## top_module
module top_module (
    clk,
    rst,
    X,
    n,
    start,
    Y,
    valid,
    ready,
    overflow,
    error
);
input clk, rst, start;
input [7:0] X;
input [2:0] n;
output valid, ready, overflow, error;
output [31:0] Y;
wire flush,load,controller_inuse;
assign error = 1'b0;
datapath dp( .clk(clk),
             .rst(rst),
             .flush(flush),
             .load(load),
             .x(X),
             .n(n), 
             .controller_inuse(controller_inuse), 
             .result(Y), 
             .valid(valid), 
             .ready(ready), 
             .ov_flag(overflow)
            );
controller ctrl( .clk(clk), 
                 .rst(rst), 
                 .start(start), 
                 .ready(ready), 
                 .error(error), 
                 .ov_flag(overflow), 
                 .flush(flush), 
                 .load(load), 
                 .controller_inuse(controller_inuse)
                );
endmodule
For scale: ~5,600 cells after synthesis, ~50 I/O pins, roughly 45,000 um^2 of cells after synthesis.
clock: 4.1 ns
lec_check: 0
abc_area: 1
cap_margin: 40
core_margin: 2
core_utilization: 72
cts_cluster_diameter: 303
cts_cluster_size: 72
gpl_routability_driven: 1
min_routing_layer: met1
place_density: 0.4
setup_slack_margin: 0.33
slew_margin: 30
tns_end_percent: 35
run.sh (not shown) runs the stock make flow with config.mk's settings and CLKGATE_MAP_FILE=.
The baseline ended with an error in global routing (5_1_grt).
Edit:
==> flow/config.mk (replaced) <==
export PLATFORM = sky130hd
export DESIGN_NAME = top_module
export DESIGN_NICKNAME = top_module
export VERILOG_FILES = /design/flow/design.v
export SDC_FILE = /design/flow/constraint.sdc
export NUM_CORES = 4
export LEC_CHECK = 0
export CAP_MARGIN = 20
export CORE_MARGIN = 2
export CORE_UTILIZATION = 71
export CTS_CLUSTER_SIZE = 40
export SLEW_MARGIN = 20
==> flow/constraint.sdc (replaced) <==
create_clock -name core_clock -period 11.7 [get_ports {clk}]
set_input_delay 2.3400 -clock core_clock [delete_from_list [all_inputs] [get_ports {clk}]]
set_output_delay 2.3400 -clock core_clock [all_outputs]
set_load 0.01 [all_outputs]
=> Now the flow reached the layout checks and failed them: setup timing; area after synthesis came out lower by 4.6%; die size drops by 3.2%; synthesized cell count goes down by 18%.
Edit:
--- a/flow/config.mk
+++ b/flow/config.mk
@@ -10,2 +10 @@
-export CORE_UTILIZATION = 71
-export CTS_CLUSTER_SIZE = 40
+export CORE_UTILIZATION = 29
==> flow/constraint.sdc (replaced) <==
create_clock -name core_clock -period 14.5 [get_ports {clk}]
set_input_delay 2.9000 -clock core_clock [delete_from_list [all_inputs] [get_ports {clk}]]
set_output_delay 2.9000 -clock core_clock [all_outputs]
set_load 0.01 [all_outputs]
This time the run completed without violations; final area goes down by 6.3%; utilization goes down by 52 points; wire length goes down by 5.6%; synthesized area stays the same.
Edit:
--- a/flow/config.mk
+++ b/flow/config.mk
@@ -10 +10 @@
-export CORE_UTILIZATION = 29
+export CORE_UTILIZATION = 40
The new run completed without violations.
Cell area went down by about 1.3%.
Clock skew decreases by 0.014 ns.
Worst setup slack stays flat.
Worst hold slack loses 0.0043 ns.
Final cell count shrinks by about 8%.

Starting RTL as in the previous note.
## top_module
module top_module (
    clk,
    rst,
    X,
    n,
    start,
    Y,
    valid,
    ready,
    overflow,
    error
);
input clk, rst, start;
input [7:0] X;
input [2:0] n;
output valid, ready, overflow, error;
output [31:0] Y;
wire flush,load,controller_inuse;
assign error = 1'b0;
datapath dp( .clk(clk),
             .rst(rst),
             .flush(flush),
             .load(load),
             .x(X),
             .n(n), 
             .controller_inuse(controller_inuse), 
             .result(Y), 
             .valid(valid), 
             .ready(ready), 
             .ov_flag(overflow)
            );
controller ctrl( .clk(clk), 
                 .rst(rst), 
                 .start(start), 
                 .ready(ready), 
                 .error(error), 
                 .ov_flag(overflow), 
                 .flush(flush), 
                 .load(load), 
                 .controller_inuse(controller_inuse)
  ...
clock: 12.7 ns
lec_check: 0
abc_area: 1
cap_margin: 25
cell_pad_in_sites_detail_placement: 0
core_aspect_ratio: 0.84
core_margin: 4
core_utilization: 40
hold_slack_margin: 0.28
max_routing_layer: met5
setup_slack_margin: 3.6
slew_margin: 20
tns_end_percent: 20
Then changed:
CAP_MARGIN = 20   (was 25)
CELL_PAD_IN_SITES_DETAIL_PLACEMENT = not set   (was 0)
CORE_ASPECT_RATIO = not set   (was 0.84)
CORE_MARGIN = 2   (was 4)
CORE_UTILIZATION = 71   (was 40)
CTS_CLUSTER_SIZE = 40   (was not set)
HOLD_SLACK_MARGIN = not set   (was 0.28)
MAX_ROUTING_LAYER = not set   (was met5)
PLACE_DENSITY_LB_ADDON = 0.06   (was not set)
SETUP_SLACK_MARGIN = not set   (was 3.6)
TNS_END_PERCENT = not set   (was 20)
clock period = 10.6 ns   (was 12.7 ns; I/O delays follow)
Effect: The new run finished but failed the layout checks on setup timing. Clock-buffer cell count increases by 1. Core utilization increases by 41 points. Critical path depth increases by 5. Non-clock buffer count increases by 631. Cell count stays flat. Register-to-register slack loses 4.7 ns. Global-route usage increases by 20 points. Synthesized area is unchanged. Synthesized cell count is unchanged.
Then changed:
ABC_AREA = not set   (was 1)
CORE_UTILIZATION = 40   (was 71)
CTS_CLUSTER_SIZE = not set   (was 40)
PLACE_DENSITY_LB_ADDON = 0.07   (was 0.06)
SLEW_MARGIN = 25   (was 20)
clock period = 15.0 ns   (was 10.6 ns; I/O delays follow)
Outcome: This time the run passed the timing, DRC and antenna checks. Sequential share of layout area is higher by 2.1 points. Wire length is lower by 18%. Utilization is lower by 43 points. Design area is lower by 14%. Die size is higher by 68%. Sequential cell count does not change. Area after synthesis is lower by 4.6%. Synthesized cell count is lower by 18%.
Then changed:
CELL_PAD_IN_SITES_DETAIL_PLACEMENT = 2   (was not set)
MAX_ROUTING_LAYER = met4   (was not set)
PLACE_DENSITY_LB_ADDON = 0.01   (was 0.07)
SLEW_MARGIN = 20   (was 25)
Effect: Register-to-register slack gets worse by 0.14 ns; setup slack gets worse by 0.13 ns; critical path depth went up by 1; routed wire length went up by about a fifth.
Then changed:
CELL_PAD_IN_SITES_DETAIL_PLACEMENT = not set   (was 2)
CORE_UTILIZATION = 65   (was 40)
MAX_ROUTING_LAYER = not set   (was met4)
PLACE_DENSITY_LB_ADDON = not set   (was 0.01)
clock period = 12.3 ns   (was 15.0 ns; I/O delays follow)
Outcome: With this change the flow completed and failed the layout checks on setup timing; design area went up by 7.3%; synthesized area does not change; clock skew shrinks by 0.0077 ns; setup slack degrades by 0.81 ns; sequential share of layout area is lower by 1.0 points; first-iteration DRC count is higher by 77%; cell count is lower by 1.3%.
